==> 09-13 <==
==> flow/design.v (excerpt) <==
module LMFE ( clk, reset, Din, in_en, busy, out_valid, Dout, mem_cen, mem_wen, mem_addr, mem_d, mem_q);
clock: 2.82 ns
lec_check: 0
abc_area: 1
cap_margin: 20
core_margin: 2
core_utilization: 72
cts_cluster_diameter: 371
cts_cluster_size: 15
place_density_lb_addon: 0.01
slew_margin: 20
run.sh (not shown) runs the stock make flow with config.mk's settings and CLKGATE_MAP_FILE=.
==> inputs of 07-12, as changes to 09-13 <==
- ABC_AREA: 1 -> unset
- CORE_MARGIN: 2 -> 3
- CORE_UTILIZATION: 72 -> 40
- CTS_CLUSTER_DIAMETER: 371 -> unset
- CTS_CLUSTER_SIZE: 15 -> unset
- HOLD_SLACK_MARGIN: unset -> -0.06
- PLACE_DENSITY_LB_ADDON: 0.01 -> unset
- TNS_END_PERCENT: unset -> 60
==> flow/constraint.sdc (replaced) <==
create_clock -name core_clock -period 6.0 [get_ports {clk}]
set_input_delay 1.2000 -clock core_clock [delete_from_list [all_inputs] [get_ports {clk}]]
set_output_delay 1.2000 -clock core_clock [all_outputs]
set_load 0.01 [all_outputs]
==> inputs of 12-06, as changes to 09-13 <==
- ABC_AREA: 1 -> unset
- CORE_UTILIZATION: 72 -> 40
- CTS_CLUSTER_DIAMETER: 371 -> unset
- CTS_CLUSTER_SIZE: 15 -> unset
- PLACE_DENSITY_LB_ADDON: 0.01 -> unset
==> flow/constraint.sdc (replaced) <==
create_clock -name core_clock -period 4.21 [get_ports {clk}]
set_input_delay 0.8420 -clock core_clock [delete_from_list [all_inputs] [get_ports {clk}]]
set_output_delay 0.8420 -clock core_clock [all_outputs]
set_load 0.01 [all_outputs]
==> results <==
07-12 finished clean. 09-13 finished but failed the layout checks on setup timing. 12-06 completed with no timing, DRC or antenna violations. In synthesized cell count, 07-12 and 12-06 do not differ. Sequential share of layout area: 07-12 > 12-06 > 09-13. Against 09-13, the wire length of 07-12 is smaller by about 16%. The highest register-to-register slack belongs to 07-12, the lowest to 09-13. Hold slack: 09-13 < 07-12 < 12-06. The highest die size belongs to 07-12, the lowest to 09-13. Cell count: 09-13 > 12-06 > 07-12. The highest via count belongs to 09-13, the lowest to 07-12.


==> inputs of run a <==
Starting RTL as in the previous note.
==> flow/config.mk <==
export PLATFORM = sky130hd
export DESIGN_NAME = LMFE
export DESIGN_NICKNAME = LMFE
export VERILOG_FILES = /design/flow/design.v
export SDC_FILE = /design/flow/constraint.sdc
export NUM_CORES = 4
export LEC_CHECK = 0
export ABC_AREA = 1
export CAP_MARGIN = 5
export CORE_MARGIN = 2
export CORE_UTILIZATION = 68
export CTS_CLUSTER_DIAMETER = 377
export CTS_CLUSTER_SIZE = 45
export HOLD_SLACK_MARGIN = 0.29
export SLEW_MARGIN = 20
==> flow/constraint.sdc <==
create_clock -name core_clock -period 2.56 [get_ports {clk}]
set_input_delay 0.5120 -clock core_clock [delete_from_list [all_inputs] [get_ports {clk}]]
set_output_delay 0.5120 -clock core_clock [all_outputs]
set_load 0.01 [all_outputs]
==> inputs of run b, as changes to run a <==
==> flow/config.mk (replaced) <==
export PLATFORM = sky130hd
export DESIGN_NAME = LMFE
export DESIGN_NICKNAME = LMFE
export VERILOG_FILES = /design/flow/design.v
export SDC_FILE = /design/flow/constraint.sdc
export NUM_CORES = 4
export LEC_CHECK = 0
export ABC_AREA = 1
export CAP_MARGIN = 20
export CORE_ASPECT_RATIO = 0.92
export CORE_MARGIN = 2
export CORE_UTILIZATION = 72
export SETUP_SLACK_MARGIN = 1.59
export SLEW_MARGIN = 20
export TNS_END_PERCENT = 10
==> flow/constraint.sdc (replaced) <==
create_clock -name core_clock -period 5.38 [get_ports {clk}]
set_input_delay 1.0760 -clock core_clock [delete_from_list [all_inputs] [get_ports {clk}]]
set_output_delay 1.0760 -clock core_clock [all_outputs]
set_load 0.01 [all_outputs]
==> inputs of run c, as changes to run a <==
--- a/flow/config.mk
+++ b/flow/config.mk
@@ -8,8 +8,6 @@
 export ABC_AREA = 1
-export CAP_MARGIN = 5
+export CAP_MARGIN = 20
 export CORE_MARGIN = 2
-export CORE_UTILIZATION = 68
-export CTS_CLUSTER_DIAMETER = 377
-export CTS_CLUSTER_SIZE = 45
-export HOLD_SLACK_MARGIN = 0.29
+export CORE_UTILIZATION = 70
+export CTS_CLUSTER_DIAMETER = 371
 export SLEW_MARGIN = 20
==> flow/constraint.sdc (replaced) <==
create_clock -name core_clock -period 2.82 [get_ports {clk}]
set_input_delay 0.5640 -clock core_clock [delete_from_list [all_inputs] [get_ports {clk}]]
set_output_delay 0.5640 -clock core_clock [all_outputs]
set_load 0.01 [all_outputs]
==> comparison <==
Sequential cell count is the same in run c and run b.
Between run b and run c, the lower via count is in run b (gap 6.1%, measured against run c).
Between run b and run c, the lower sequential share of layout area is in run c (gap 2.8 points).
Run c completed, yet does not pass: negative setup slack. Run b completed with no timing, DRC or antenna violations. Run a did not get past 5_1_grt (GRT-0232).
==> figures <==
Non-clk bufs: run c 403; run b 86; run a -
Half-perimeter wire length after placement: run c 79,370 µm; run b 74,480 µm; run a 82,370 µm
Clock tree from TritonCTS: run c yes; run b yes; run a -
Final hold violation count: run c 0; run b 0; run a -
Result of the run: run c complete, but fails checks; run b no timing/DRC/antenna violations; run a did not finish
Failing step: run c -; run b -; run a 5_1_grt
Layout check failures: run c negative setup slack; run b -; run a -
Non-clk buf share: run c 8.481%; run b 2.118%; run a -
Total negative setup slack: run c -1.249 ns; run b 0 ns; run a -
Non-clk invs: run c 712; run b 712; run a -
Maximum fanout along the worst path: run c 6; run b 38; run a -
Top cell category: run c combinational gates; run b combinational gates; run a -


==> inputs of build 87 <==
Starting RTL as in the previous note.
// LMFE
module LMFE ( clk, reset, Din, in_en, busy, out_valid, Dout, mem_cen, mem_wen, mem_addr, mem_d, mem_q);
make LEC_CHECK=0 CAP_MARGIN=10 CELL_PAD_IN_SITES_GLOBAL_PLACEMENT=0 CORE_ASPECT_RATIO=1.06 CORE_MARGIN=2 CORE_UTILIZATION=70 CTS_CLUSTER_SIZE=81 GPL_TIMING_DRIVEN=1 HOLD_SLACK_MARGIN=-0.06 MIN_ROUTING_LAYER=met1 PLACE_DENSITY=0.62 SETUP_SLACK_MARGIN=0.57 SLEW_MARGIN=20 finish   # period 3.47 ns
==> trial 76 (differences from build 87) <==
- CAP_MARGIN: 10 -> 20
- CELL_PAD_IN_SITES_GLOBAL_PLACEMENT: 0 -> not set
- CORE_ASPECT_RATIO: 1.06 -> not set
- CORE_UTILIZATION: 70 -> 65
- CTS_CLUSTER_SIZE: 81 -> not set
- GPL_TIMING_DRIVEN: 1 -> not set
- HOLD_SLACK_MARGIN: -0.06 -> not set
- MIN_ROUTING_LAYER: met1 -> not set
- PLACE_DENSITY: 0.62 -> not set
- SETUP_SLACK_MARGIN: 0.57 -> not set
==> flow/constraint.sdc (replaced) <==
create_clock -name core_clock -period 3.25 [get_ports {clk}]
set_input_delay 0.6500 -clock core_clock [delete_from_list [all_inputs] [get_ports {clk}]]
set_output_delay 0.6500 -clock core_clock [all_outputs]
set_load 0.01 [all_outputs]
==> trial 33 (differences from build 87) <==
- CELL_PAD_IN_SITES_GLOBAL_PLACEMENT: 0 -> 1
- CORE_UTILIZATION: 70 -> 20
- MIN_ROUTING_LAYER: met1 -> met2
- PLACE_DENSITY: 0.62 -> not set
- PLACE_DENSITY_LB_ADDON: not set -> 0.28
- SETUP_SLACK_MARGIN: 0.57 -> not set
==> flow/constraint.sdc (replaced) <==
create_clock -name core_clock -period 4.57 [get_ports {clk}]
set_input_delay 0.9140 -clock core_clock [delete_from_list [all_inputs] [get_ports {clk}]]
set_output_delay 0.9140 -clock core_clock [all_outputs]
set_load 0.01 [all_outputs]
==> comparison <==
Register-to-register slack, lowest first: trial 76, build 87, trial 33.
In flip-flop count, build 87 and trial 33 do not differ.
In trial 76 the core utilization is higher than in trial 33, by 51 points.
==> figures <==
Max Fclk: build 87 321.9 MHz; trial 33 249.2 MHz; trial 76 314.1 MHz
Largest net degree at the start of global routing: build 87 293; trial 33 231; trial 76 262
Outcome: build 87 no timing/DRC/antenna violations; trial 33 no timing/DRC/antenna violations; trial 76 no timing/DRC/antenna violations
Max H-tree Level: build 87 2; trial 33 3; trial 76 2
CP Buf/Inv Count: build 87 4; trial 33 2; trial 76 2
Required time reported for the critical path endpoint: build 87 3980 ps; trial 33 5140 ps; trial 76 3760 ps
Area inside the core boundary: build 87 53340 um^2; trial 33 188600 um^2; trial 76 57700 um^2
Busiest metal layer after global routing: build 87 met2; trial 33 met3; trial 76 met2
Post-DR wirelength/cell: build 87 22.74 um; trial 33 18.89 um; trial 76 20.22 um


==> trial 40: inputs <==
LMFE again, from the RTL that the note above started with.
make LEC_CHECK=0 CAP_MARGIN=20 CORE_MARGIN=10 CORE_UTILIZATION=40 CTS_CLUSTER_SIZE=60 HOLD_SLACK_MARGIN=-0.06 MAX_ROUTING_LAYER=met4 SLEW_MARGIN=20 TNS_END_PERCENT=60 finish   # period 6.0 ns
==> build 9 (differences from trial 40) <==
- CORE_MARGIN: 10 -> 2
- CORE_UTILIZATION: 40 -> 68
- CTS_CLUSTER_DIAMETER: not set -> 270
- CTS_CLUSTER_SIZE: 60 -> 28
- HOLD_SLACK_MARGIN: -0.06 -> not set
- MAX_ROUTING_LAYER: met4 -> not set
- TNS_END_PERCENT: 60 -> not set
==> flow/constraint.sdc (replaced) <==
create_clock -name core_clock -period 3.25 [get_ports {clk}]
set_input_delay 0.6500 -clock core_clock [delete_from_list [all_inputs] [get_ports {clk}]]
set_output_delay 0.6500 -clock core_clock [all_outputs]
set_load 0.01 [all_outputs]
==> trial 46 (differences from trial 40) <==
- CORE_MARGIN: 10 -> 2
- CORE_UTILIZATION: 40 -> 70
- CTS_CLUSTER_SIZE: 60 -> not set
- HOLD_SLACK_MARGIN: -0.06 -> not set
- MAX_ROUTING_LAYER: met4 -> not set
- TNS_END_PERCENT: 60 -> not set
==> flow/constraint.sdc (replaced) <==
create_clock -name core_clock -period 3.5 [get_ports {clk}]
set_input_delay 0.7000 -clock core_clock [delete_from_list [all_inputs] [get_ports {clk}]]
set_output_delay 0.7000 -clock core_clock [all_outputs]
set_load 0.01 [all_outputs]
==> comparison table <==
metric	build 9	trial 40	trial 46
Inserted Clock Buffers	21	57	55
CP max-delay cell	sky130_fd_sc_hd__or4_4	sky130_fd_sc_hd__nor2b_1	sky130_fd_sc_hd__nor2_1
Buffer count excluding the clock tree in the final layout	289	102	233
Core Footprint	55100 um^2	93700 um^2	53700 um^2
Global-route wire length before repair	169000 um	180000 um	174000 um
Final Util	0.755	0.445	0.782
Status	no timing/DRC/antenna violations	no timing/DRC/antenna violations	no timing/DRC/antenna violations
Maximum frequency from static timing analysis	0.315 GHz	0.247 GHz	0.303 GHz
Capture point of the critical path	MainCT.med_data_r[5]	med.list_r[30][5]	med.list_r[12][4]
Layout Cells excl Fill	5164	5555	5123
Slowest cell delay on critical path	0.47 ns	0.77 ns	0.53 ns
Detail-routed via count per cell	6.46	5.83	6.55
Post-layout min period	3.17 ns	4.05 ns	3.30 ns
RSZ-0062 raised after global routing	true	false	true
Register share of the cell area	0.298	0.297	0.295
Final routed wire length divided by cell count	20.0 um	19.8 um	20.3 um
DRC marker count from the first detailed-route iteration	2819	2455	2992
Post-place instance area	40700 um^2	39700 um^2	40200 um^2
Inst Count DP	5118	5448	5020
